==> job 1921: inputs <==
## byte_unit_top
module byte_unit_top (
  input clk,
  input rstn,
  output  [7:0] imem_addr,
  input  [20:0] imem_data,
  output  [7:0] dmem_addr,
  output        dmem_we,
  output [15:0] dmem_wdata,
  input  [15:0] dmem_rdata,
  input  sema_valid_i,  
  input  sema_data_i,   
  output sema_ready_o,  
  input  sema_is_empty_i,  
  output sema_write_o,     
  output sema_data_o,      
  output halted
);
==> flow/config.mk <==
export PLATFORM = sky130hd
export DESIGN_NAME = byte_unit_top
export DESIGN_NICKNAME = byte_unit_top
export VERILOG_FILES = /design/flow/design.v
export SDC_FILE = /design/flow/constraint.sdc
export NUM_CORES = 4
export LEC_CHECK = 0
export ABC_AREA = 0
export CAP_MARGIN = 15
export CELL_PAD_IN_SITES_DETAIL_PLACEMENT = 0
export CELL_PAD_IN_SITES_GLOBAL_PLACEMENT = 0
export CORE_MARGIN = 2
export CORE_UTILIZATION = 72
export CTS_CLUSTER_DIAMETER = 353
export CTS_CLUSTER_SIZE = 24
export PLACE_DENSITY_LB_ADDON = 0.01
export SETUP_SLACK_MARGIN = -0.08
export SLEW_MARGIN = 5
export TNS_END_PERCENT = 20
==> flow/constraint.sdc <==
create_clock -name core_clock -period 2.03 [get_ports {clk}]
set_input_delay 0.4060 -clock core_clock [delete_from_list [all_inputs] [get_ports {clk}]]
set_output_delay 0.4060 -clock core_clock [all_outputs]
set_load 0.01 [all_outputs]
run.sh (not shown) runs the stock make flow with config.mk's settings and CLKGATE_MAP_FILE=.
==> inputs of job 5462, as changes to job 1921 <==
- ABC_AREA: 0 -> unset
- CAP_MARGIN: 15 -> 20
- CELL_PAD_IN_SITES_DETAIL_PLACEMENT: 0 -> unset
- CELL_PAD_IN_SITES_GLOBAL_PLACEMENT: 0 -> unset
- CORE_ASPECT_RATIO: unset -> 0.87
- CORE_UTILIZATION: 72 -> 35
- CTS_CLUSTER_DIAMETER: 353 -> unset
- CTS_CLUSTER_SIZE: 24 -> unset
- GPL_ROUTABILITY_DRIVEN: unset -> 0
- PLACE_DENSITY_LB_ADDON: 0.01 -> unset
- SETUP_SLACK_MARGIN: -0.08 -> unset
- SLEW_MARGIN: 5 -> 20
- TNS_END_PERCENT: 20 -> 55
==> flow/constraint.sdc (replaced) <==
create_clock -name core_clock -period 5.0 [get_ports {clk}]
set_input_delay 1.0000 -clock core_clock [delete_from_list [all_inputs] [get_ports {clk}]]
set_output_delay 1.0000 -clock core_clock [all_outputs]
set_load 0.01 [all_outputs]
==> comparison <==
- Synthesized cell count is the same in job 1921 and job 5462.
- Job 1921 did not get past global routing (5_1_grt). Job 5462 ran to the end with no violations.
- Area after synthesis is the same in job 5462 and job 1921.
- In job 5462 the die size is larger than in job 1921, by about 100%.
==> figures <==
item                                                                        job 5462                    job 1921
Root Buffer                                               sky130_fd_sc_hd__clkbuf_16  sky130_fd_sc_hd__clkbuf_16
Area of the core region                                                   80,590 µm²                  38,830 µm²
Placed instance count                                                          3,899                       3,846
Mux contribution to synthesized area                                          14.96%                      14.96%
Chip Area                                                                 83,770 µm²                  41,210 µm²
Number of cells in the yosys synthesis report                                  2,858                       2,858
Width of the chip                                                           310.0 µm                    203.0 µm
Floorplan die height                                                        270.2 µm                    203.0 µm
Run status                                                   complete, no violations   aborted with a tool error
Last stage reached                                                                 -    global routing (5_1_grt)
Post-DP HPWL                                                               65,270 µm                   79,730 µm
Depth of the CTS H-tree                                                            2                           1
Fraction of the core area occupied by cells at floorplan                      35.38%                      73.43%
Cts repair resizes                                                                 0                         247
Number of placement rows                                                          97                          72
Quantity of hold-fixing buffers added after cts                                    0                           1
Placement-stage cell area                                                 30,620 µm²                  34,450 µm²
Clk sinks                                                                        493                         493
Area share of the largest cell type after synthesis                           42.92%                      42.92%
Post-placement setup slack                                                  789.3 ps                    -1194 ps
CTS Buf Count                                                                     52                          24
Buffer count from post-CTS setup fixing                                            0                          72

==> inputs of job 3759 <==
byte_unit_top again, from the RTL that the note above started with.
export LEC_CHECK = 0
export ABC_AREA = 1
export CAP_MARGIN = 15
export CELL_PAD_IN_SITES_DETAIL_PLACEMENT = 1
export CORE_MARGIN = 10
export CORE_UTILIZATION = 32
export MAX_ROUTING_LAYER = met5
export PLACE_DENSITY_LB_ADDON = 0.27
export SETUP_SLACK_MARGIN = 0.05
export SLEW_MARGIN = 10
create_clock -name core_clock -period 3.79 [get_ports {clk}]
==> job 3380: changes against job 3759 <==
- ABC_AREA: 1 -> default
- CAP_MARGIN: 15 -> 0
- CELL_PAD_IN_SITES_DETAIL_PLACEMENT: 1 -> default
- CORE_MARGIN: 10 -> 2
- CORE_UTILIZATION: 32 -> 69
- MAX_ROUTING_LAYER: met5 -> default
- PLACE_DENSITY_LB_ADDON: 0.27 -> default
- SETUP_SLACK_MARGIN: 0.05 -> default
- SLEW_MARGIN: 10 -> 20
==> flow/constraint.sdc (replaced) <==
create_clock -name core_clock -period 2.99 [get_ports {clk}]
set_input_delay 0.5980 -clock core_clock [delete_from_list [all_inputs] [get_ports {clk}]]
set_output_delay 0.5980 -clock core_clock [all_outputs]
set_load 0.01 [all_outputs]
==> job 4478: changes against job 3759 <==
- ABC_AREA: 1 -> default
- CAP_MARGIN: 15 -> 20
- CELL_PAD_IN_SITES_DETAIL_PLACEMENT: 1 -> default
- CORE_MARGIN: 10 -> 2
- CORE_UTILIZATION: 32 -> 30
- MAX_ROUTING_LAYER: met5 -> default
- PLACE_DENSITY_LB_ADDON: 0.27 -> default
- SETUP_SLACK_MARGIN: 0.05 -> default
- SLEW_MARGIN: 10 -> 20
==> flow/constraint.sdc (replaced) <==
create_clock -name core_clock -period 3.9 [get_ports {clk}]
set_input_delay 0.7800 -clock core_clock [delete_from_list [all_inputs] [get_ports {clk}]]
set_output_delay 0.7800 -clock core_clock [all_outputs]
set_load 0.01 [all_outputs]
==> summary of the runs <==
- Job 3380 finished but fails on setup timing. Job 4478 completed without violations. Job 3759 finished with timing, DRC and antenna clean.
- Of job 3759 and job 3380, job 3759 has the higher total power (gap 99%, measured against job 3380).
- Register-to-register slack: job 3380 < job 4478 < job 3759.
- Sequential share of layout area, highest first: job 4478, job 3380, job 3759.
- Sequential power, lowest first: job 4478, job 3380, job 3759.
- In job 4478 the hold slack is worse than in job 3380, by 0.35 ns.
- Area after synthesis: job 3759 is larger than job 3380 (2.3%).
==> figures <==
Die Ht: job 3759 322 µm; job 3380 207 µm; job 4478 312 µm
Power Clock: job 3759 0.00621 W; job 3380 0.00657 W; job 4478 0.00536 W
Met2 WL post-DR: job 3759 61,300 µm; job 3380 46,200 µm; job 4478 45,500 µm
Combinational group power: job 3759 -; job 3380 0.000225 W; job 4478 0.000167 W
Most used standard cell by instance count after synthesis: job 3759 sky130_fd_sc_hd__nand2_1; job 3380 sky130_fd_sc_hd__dfrtp_1; job 4478 sky130_fd_sc_hd__dfrtp_1
Run status: job 3759 finished clean; job 3380 finished with violations; job 4478 finished clean
Layout check failures: job 3759 -; job 3380 setup timing; job 4478 -
Met3 layer usage reported by global route: job 3759 4.06%; job 3380 16.6%; job 4478 4.94%
M1 GR Usage: job 3759 31.7%; job 3380 62.9%; job 4478 28.1%
Drt first pass iters: job 3759 6; job 3380 12; job 4478 9
Area share of and/or/nand/nor cells after synthesis: job 3759 25.1%; job 3380 14.4%; job 4478 14.4%
Setup bufs post-CTS: job 3759 0; job 3380 10; job 4478 0
Count of final setup violators: job 3759 0; job 3380 3; job 4478 0
Count of plain and timing-repair buffers in the layout: job 3759 200; job 3380 347; job 4478 198

==> raven: inputs <==
byte_unit_top again, from the RTL that the note above started with.
Settings: LEC_CHECK=0, ABC_AREA=0, CAP_MARGIN=15, CELL_PAD_IN_SITES_DETAIL_PLACEMENT=0, CELL_PAD_IN_SITES_GLOBAL_PLACEMENT=0, CORE_MARGIN=2, CORE_UTILIZATION=72, CTS_CLUSTER_DIAMETER=71, CTS_CLUSTER_SIZE=56, PLACE_DENSITY_LB_ADDON=0.01, SETUP_SLACK_MARGIN=-0.08, SLEW_MARGIN=5, TNS_END_PERCENT=20; clock period 2.03 ns.
==> inputs of sierra, as changes to raven <==
Settings changed: ABC_AREA 0 to 1, CAP_MARGIN 15 to 20, CELL_PAD_IN_SITES_DETAIL_PLACEMENT 0 to unset, CELL_PAD_IN_SITES_GLOBAL_PLACEMENT 0 to unset, CORE_ASPECT_RATIO set to 1.82, CORE_UTILIZATION 72 to 67, CTS_CLUSTER_DIAMETER 71 to 338, CTS_CLUSTER_SIZE 56 to 59, PLACE_DENSITY set to 0.35, PLACE_DENSITY_LB_ADDON 0.01 to unset, SETUP_SLACK_MARGIN -0.08 to unset, SLEW_MARGIN 5 to 20, TNS_END_PERCENT 20 to unset.
==> flow/constraint.sdc (replaced) <==
create_clock -name core_clock -period 5.0 [get_ports {clk}]
set_input_delay 1.0000 -clock core_clock [delete_from_list [all_inputs] [get_ports {clk}]]
set_output_delay 1.0000 -clock core_clock [all_outputs]
set_load 0.01 [all_outputs]
==> inputs of onyx, as changes to raven <==
Settings changed: ABC_AREA 0 to 1, CAP_MARGIN 15 to 5, CTS_CLUSTER_DIAMETER 71 to 246, CTS_CLUSTER_SIZE 56 to 17, GPL_ROUTABILITY_DRIVEN set to 0, PLACE_DENSITY_LB_ADDON 0.01 to 0.11, SETUP_SLACK_MARGIN -0.08 to 0.66, SLEW_MARGIN 5 to 20, TNS_END_PERCENT 20 to unset.
==> flow/constraint.sdc (replaced) <==
create_clock -name core_clock -period 2.32 [get_ports {clk}]
set_input_delay 0.4640 -clock core_clock [delete_from_list [all_inputs] [get_ports {clk}]]
set_output_delay 0.4640 -clock core_clock [all_outputs]
set_load 0.01 [all_outputs]
==> inputs of amber, as changes to raven <==
Settings changed: ABC_AREA 0 to unset, CAP_MARGIN 15 to 20, CELL_PAD_IN_SITES_DETAIL_PLACEMENT 0 to unset, CELL_PAD_IN_SITES_GLOBAL_PLACEMENT 0 to unset, CORE_UTILIZATION 72 to 62, CTS_CLUSTER_DIAMETER 71 to unset, CTS_CLUSTER_SIZE 56 to unset, PLACE_DENSITY_LB_ADDON 0.01 to unset, SETUP_SLACK_MARGIN -0.08 to 0.4, SLEW_MARGIN 5 to 20, TNS_END_PERCENT 20 to unset.
==> flow/constraint.sdc (replaced) <==
create_clock -name core_clock -period 3.45 [get_ports {clk}]
set_input_delay 0.6900 -clock core_clock [delete_from_list [all_inputs] [get_ports {clk}]]
set_output_delay 0.6900 -clock core_clock [all_outputs]
set_load 0.01 [all_outputs]
==> qor summary <==
Outcome: sierra stopped before the end; onyx stopped before the end; raven stopped before the end; amber no timing/DRC/antenna violations
Last stage reached: sierra global routing (5_1_grt); onyx global routing (5_1_grt); raven global routing (5_1_grt); amber -
AND/OR/NAND/NOR Cells, Area Fraction: sierra 0.251; onyx 0.251; raven 0.144; amber 0.144
Hold-fix buffers, CTS: sierra 0; onyx 1; raven 1; amber 0
Chip width: sierra 159 um; onyx 205 um; raven 203 um; amber 218 um
Half-perimeter wire length of the detailed placement result: sierra 89.0 mm; onyx 76.8 mm; raven 79.7 mm; amber 68.7 mm
Placement-stage worst setup slack: sierra 1.58 ns; onyx -0.0826 ns; raven -1.19 ns; amber 0.120 ns
AND-OR/OR-AND Cells, Area Fraction: sierra 0.187; onyx 0.187; raven 0.182; amber 0.182
Proportion of synthesized chip area in sequential cells: sierra 0.423; onyx 0.423; raven 0.433; amber 0.433
Nets at Floorplan: sierra 4161; onyx 4161; raven 2988; amber 2988
Post-synthesis instance area: sierra 0.0292 mm2; onyx 0.0292 mm2; raven 0.0285 mm2; amber 0.0285 mm2
Adder-cell share of the synthesized area: sierra 0.0388; onyx 0.0388; raven 0.0397; amber 0.0397
Final estimated routing congestion in global placement: sierra 1.22; onyx -; raven 1.09; amber 1.03
Initial Utilization: sierra 0.676; onyx 0.732; raven 0.734; amber 0.628
Instance area after placement: sierra 0.0302 mm2; onyx 0.0325 mm2; raven 0.0345 mm2; amber 0.0306 mm2
Site row count: sierra 103; onyx 73; raven 72; amber 78
Yosys top cell by instances: sierra nand2_1; onyx nand2_1; raven dfrtp_1; amber dfrtp_1
Number of buffers inserted to repair setup after CTS: sierra 0; onyx 83; raven 45; amber 11
Htree depth: sierra 1; onyx 2; raven 1; amber 2
Synth mux share: sierra 0; onyx 0; raven 0.150; amber 0.150
Number of buffers added by the clock tree synthesis step: sierra 12; onyx 34; raven 29; amber 51
Chip area: sierra 0.0453 mm2; onyx 0.0421 mm2; raven 0.0412 mm2; amber 0.0477 mm2
Fraction of post-synthesis cell area in the top cell type by area: sierra 0.420; onyx 0.420; raven 0.429; amber 0.429
XOR/XNOR Area Share: sierra 0.00691; onyx 0.00691; raven 0.0111; amber 0.0111
Mean cell area of the mapped netlist: sierra 7.24 um2; onyx 7.24 um2; raven 9.98 um2; amber 9.98 um2
Power is estimated from default activity; no workload was simulated.
